Design systolic_top, start of the top module:
module systolic_top (
    input  logic         i_clk,
    input  logic         i_nrst,
    input  logic         i_reg_clear,
    input  logic         i_pe_en,
    input  logic         i_psum_out_en,
    input  logic [1:0]   i_mode,
    input  logic [63:0]  i_ifmap,    
    input  logic [7:0]   i_weight,
    output logic [127:0] o_ofmap     
);
    systolic_array #(
        .DATA_WIDTH(8),
        .WIDTH(1),
        .HEIGHT(8)
    ) systolic_array_inst (
        .i_clk(i_clk),
        .i_nrst(i_nrst),
        .i_mode(i_mode),
        .i_reg_clear(i_reg_clear),
        .i_pe_en(i_pe_en),
        .i_psum_out_en(i_psum_out_en),
        .i_ifmap(i_ifmap),
        .i_weight(i_weight),
        .o_ofmap(o_ofmap)
    );
endmodule
Size: roughly 7000 cells after synthesis, roughly 210 I/O pins, roughly 56000 sq um of cells after synthesis.
make LEC_CHECK=0 CAP_MARGIN=40 CORE_ASPECT_RATIO=0.5 CORE_MARGIN=2 CORE_UTILIZATION=64 CTS_CLUSTER_DIAMETER=371 CTS_CLUSTER_SIZE=98 PLACE_DENSITY=0.38 SLEW_MARGIN=20 TNS_END_PERCENT=15 finish   # period 6.29 ns
run.sh (not shown) runs the stock make flow with config.mk's settings and CLKGATE_MAP_FILE=.
The starting point aborted during global routing (5_1_grt) on GRT-0232.
Edit:
ABC_AREA = 1   (was default)
CAP_MARGIN = 20   (was 40)
CORE_ASPECT_RATIO = default   (was 0.5)
CORE_UTILIZATION = 72   (was 64)
CTS_CLUSTER_SIZE = 99   (was 98)
SETUP_SLACK_MARGIN = 1.05   (was default)
TNS_END_PERCENT = 5   (was 15)
clock period = 5.51 ns   (was 6.29 ns; I/O delays follow)
Result: With this change the flow ended with an error in clock tree synthesis (4_1_cts); die size is lower by 6.2%; synthesized area grows by 5.7%; synthesized cell count grows by 27%.
Edit:
ABC_AREA = default   (was 1)
CORE_UTILIZATION = 65   (was 72)
CTS_CLUSTER_DIAMETER = default   (was 371)
CTS_CLUSTER_SIZE = default   (was 99)
PLACE_DENSITY = default   (was 0.38)
SETUP_SLACK_MARGIN = default   (was 1.05)
TNS_END_PERCENT = default   (was 5)
clock period = 7.83 ns   (was 5.51 ns; I/O delays follow)
Result: With this change the flow finished but failed the layout checks on max-capacitance violations, max-slew violations, negative setup slack; synthesized area came out lower by 5.4%; die area is higher by 4.8%; synthesized cell count decreases by 21%.
Edit:
CORE_UTILIZATION = 57   (was 65)
CTS_CLUSTER_SIZE = 99   (was default)
clock period = 5.51 ns   (was 7.83 ns; I/O delays follow)
=> Now the flow completed and failed the layout checks on negative setup slack. Total power rises by well over a third. Worst setup slack degrades by 0.79 ns. First-iteration DRC count falls by well over a third.
Edit:
CAP_MARGIN = 0   (was 20)
CORE_UTILIZATION = 72   (was 57)
CTS_CLUSTER_DIAMETER = 400   (was default)
CTS_CLUSTER_SIZE = 10   (was 99)
PLACE_DENSITY_LB_ADDON = 0.19   (was default)
SETUP_SLACK_MARGIN = 0.56   (was default)
After rerunning: Now the flow ended with an error in clock tree synthesis (4_1_cts) (DPL-0038). Area after synthesis is unchanged. Die size fell by 21%. Synthesized cell count stays the same.
Edit:
CAP_MARGIN = 20   (was 0)
CORE_UTILIZATION = 61   (was 72)
CTS_CLUSTER_DIAMETER = default   (was 400)
CTS_CLUSTER_SIZE = default   (was 10)
PLACE_DENSITY_LB_ADDON = default   (was 0.19)
SETUP_SLACK_MARGIN = default   (was 0.56)
clock period = 7.79 ns   (was 5.51 ns; I/O delays follow)
With this change the flow finished but failed the layout checks on negative setup slack. Die size rose by 18%. Synthesized area does not change. Synthesized cell count does not change.

* * *

Starting RTL as in the previous note.
Settings: LEC_CHECK=0, CAP_MARGIN=20, CORE_MARGIN=2, CORE_UTILIZATION=65, CTS_CLUSTER_SIZE=40, MAX_ROUTING_LAYER=met4, SETUP_SLACK_MARGIN=1.27, SLEW_MARGIN=20; clock period 9.25 ns.
Change:
Settings changed: CORE_UTILIZATION 65 to 72, CTS_CLUSTER_DIAMETER set to 80, CTS_CLUSTER_SIZE 40 to unset, MAX_ROUTING_LAYER met4 to unset, PLACE_DENSITY set to 0.36, SETUP_SLACK_MARGIN 1.27 to unset.
Clock period 9.25 ns to 7.83 ns, I/O delays scaled along.
What happened: Now the flow aborted during global routing with GRT-0116. Synthesized area does not change. Die area drops by roughly a tenth. Synthesized cell count stays the same.
Change:
Settings changed: CORE_UTILIZATION 72 to 40, CTS_CLUSTER_DIAMETER 80 to unset, PLACE_DENSITY 0.36 to unset.
Clock period 7.83 ns to 10.0 ns, I/O delays scaled along.
With this change the flow completed without violations. Die area increases by 79%. Area after synthesis does not change. Synthesized cell count is unchanged.
Change:
Settings changed: ABC_AREA set to 1, CAP_MARGIN 20 to 35, CELL_PAD_IN_SITES_DETAIL_PLACEMENT set to 0, CORE_MARGIN 2 to 3, CORE_UTILIZATION 40 to 21, CTS_CLUSTER_DIAMETER set to 77, CTS_CLUSTER_SIZE set to 48, GPL_ROUTABILITY_DRIVEN set to 1, MAX_ROUTING_LAYER set to met4, MIN_ROUTING_LAYER set to met1, PLACE_DENSITY_LB_ADDON set to 0.21, TNS_END_PERCENT set to 65.
=> Global-route usage is lower by 8.0 points. Final area went up by 13%. Die size rises by 100%.
Change:
Settings changed: CORE_UTILIZATION 21 to 38, CTS_CLUSTER_SIZE 48 to 72.
Design area went down slightly.
Total power grows slightly.
Wire length decreases by a little under a tenth.
Clock power hardly moves.
Clock skew goes down by 0.011 ns.
Core utilization climbs by 20 points.
Maximum frequency increases by a few percent.

* * *

systolic_top again, from the RTL that the note above started with.
make LEC_CHECK=0 ABC_AREA=1 CAP_MARGIN=10 CELL_PAD_IN_SITES_DETAIL_PLACEMENT=2 CELL_PAD_IN_SITES_GLOBAL_PLACEMENT=2 CORE_ASPECT_RATIO=1.37 CORE_MARGIN=2 CORE_UTILIZATION=44 CTS_CLUSTER_DIAMETER=300 GPL_ROUTABILITY_DRIVEN=1 GPL_TIMING_DRIVEN=1 MAX_ROUTING_LAYER=met4 MIN_ROUTING_LAYER=met1 PLACE_DENSITY=0.68 SLEW_MARGIN=20 finish   # period 5.95 ns
The baseline died in detailed placement (3_5_place_dp).
Edit:
ABC_AREA = not set   (was 1)
CELL_PAD_IN_SITES_DETAIL_PLACEMENT = 0   (was 2)
CELL_PAD_IN_SITES_GLOBAL_PLACEMENT = 0   (was 2)
CORE_ASPECT_RATIO = 0.5   (was 1.37)
CORE_UTILIZATION = 72   (was 44)
CTS_CLUSTER_DIAMETER = not set   (was 300)
CTS_CLUSTER_SIZE = 77   (was not set)
GPL_ROUTABILITY_DRIVEN = not set   (was 1)
MIN_ROUTING_LAYER = not set   (was met1)
PLACE_DENSITY = not set   (was 0.68)
PLACE_DENSITY_LB_ADDON = 0.01   (was not set)
SETUP_SLACK_MARGIN = 1.73   (was not set)
Outcome: Now the flow failed in clock tree synthesis (4_1_cts). Synthesized area fell by 5.4%. Synthesized cell count fell by 21%. Die size fell by 42%.
Edit:
ABC_AREA = 0   (was not set)
CAP_MARGIN = 0   (was 10)
CELL_PAD_IN_SITES_DETAIL_PLACEMENT = 2   (was 0)
CELL_PAD_IN_SITES_GLOBAL_PLACEMENT = 2   (was 0)
CORE_ASPECT_RATIO = 1.8   (was 0.5)
CORE_UTILIZATION = 69   (was 72)
CTS_CLUSTER_DIAMETER = 300   (was not set)
CTS_CLUSTER_SIZE = not set   (was 77)
GPL_ROUTABILITY_DRIVEN = 1   (was not set)
MAX_ROUTING_LAYER = met5   (was met4)
MIN_ROUTING_LAYER = met1   (was not set)
PLACE_DENSITY = 0.68   (was not set)
PLACE_DENSITY_LB_ADDON = not set   (was 0.01)
SETUP_SLACK_MARGIN = 1.5   (was 1.73)
=> Now the flow failed in global placement without I/O (3_1_place_gp_skip_io) (GPL-0301); synthesized cell count stays the same; area after synthesis is unchanged; die area rose by 4.2%.

* * *

Setup of red:
systolic_top again, from the RTL that the note above started with.
clock: 10.0 ns
lec_check: 0
abc_area: 0
cap_margin: 35
cell_pad_in_sites_detail_placement: 0
core_margin: 2
core_utilization: 21
cts_cluster_diameter: 77
cts_cluster_size: 48
gpl_routability_driven: 0
max_routing_layer: met4
min_routing_layer: met1
place_density_lb_addon: 0.18
slew_margin: 20
tns_end_percent: 65
For blue, these inputs were changed with respect to red:
Settings: a change of CAP_MARGIN from 35 to 20; a deleted GPL_ROUTABILITY_DRIVEN that had been 0; a deleted CELL_PAD_IN_SITES_DETAIL_PLACEMENT that had been 0; a change of CTS_CLUSTER_SIZE from 48 to 40; a deleted PLACE_DENSITY_LB_ADDON that had been 0.18; a deleted CTS_CLUSTER_DIAMETER that had been 77; a deleted ABC_AREA that had been 0; a change of CORE_UTILIZATION from 21 to 66; a deleted TNS_END_PERCENT that had been 65; a deleted MIN_ROUTING_LAYER that had been met1; a change of the clock period (ns, I/O delays scaled along) from 10.0 to 7.79.
### Flow results
- red and blue ended up with nearly the same and-or/or-and share of the synthesized area.
- Going from red to blue, area of placed instances now sits higher; post-synthesis async set-or-reset flop share now sits at about the same level; multiplexer area fraction after synthesis now sits at about the same level; cell area after technology mapping now sits at about the same level; number of gates given a new drive strength after cts now sits higher.
- blue got as far as global routing (5_1_grt), where a tool error ended the run.
The inputs of green differ from those of blue as listed below.
Settings: clearing MAX_ROUTING_LAYER, which used to be met4; swapping 66 for 57 in CORE_UTILIZATION; clearing CTS_CLUSTER_SIZE, which used to be 40; swapping 7.79 for 5.44 in the clock period (ns, I/O delays scaled along).
Findings:
Although green finished all stages, its layout failed final checks on negative setup slack. The run showing the smaller worst-case setup slack after placement is green. Summary of green over blue: post-placement cell count now larger; final weighted congestion in routability-driven placement now smaller.
diff inputs: green => orange
Settings: CTS_CLUSTER_SIZE: unset -> 34; TNS_END_PERCENT: unset -> 5; SETUP_SLACK_MARGIN: unset -> 1.01; CORE_UTILIZATION: 57 -> 58; HOLD_SLACK_MARGIN: unset -> 0.29.
Findings:
orange -> stages 100% | layout checks FAIL | negative setup slack. Taking green as the reference, in orange number of antenna violations at the first check in global routing now smaller, die size now smaller, sequential share of power now larger, register-to-register slack now larger. orange ends up with higher final critical path time including I/O delays and setup than green does.
diff inputs: orange => purple
Settings: swapping 58 for 66 in CORE_UTILIZATION; clearing SETUP_SLACK_MARGIN, which used to be 1.01; clearing TNS_END_PERCENT, which used to be 5; clearing HOLD_SLACK_MARGIN, which used to be 0.29; swapping 5.44 for 7.69 in the clock period (ns, I/O delays scaled along).
## What came out
purple: aborted in global routing (5_1_grt) (tool error)
Diff orange -> purple: die size lower, number of buffers created by CTS lower, final estimated routing congestion in global placement higher, cell resize tally after clock tree synthesis higher.
Power and IR drop assume default switching activity.
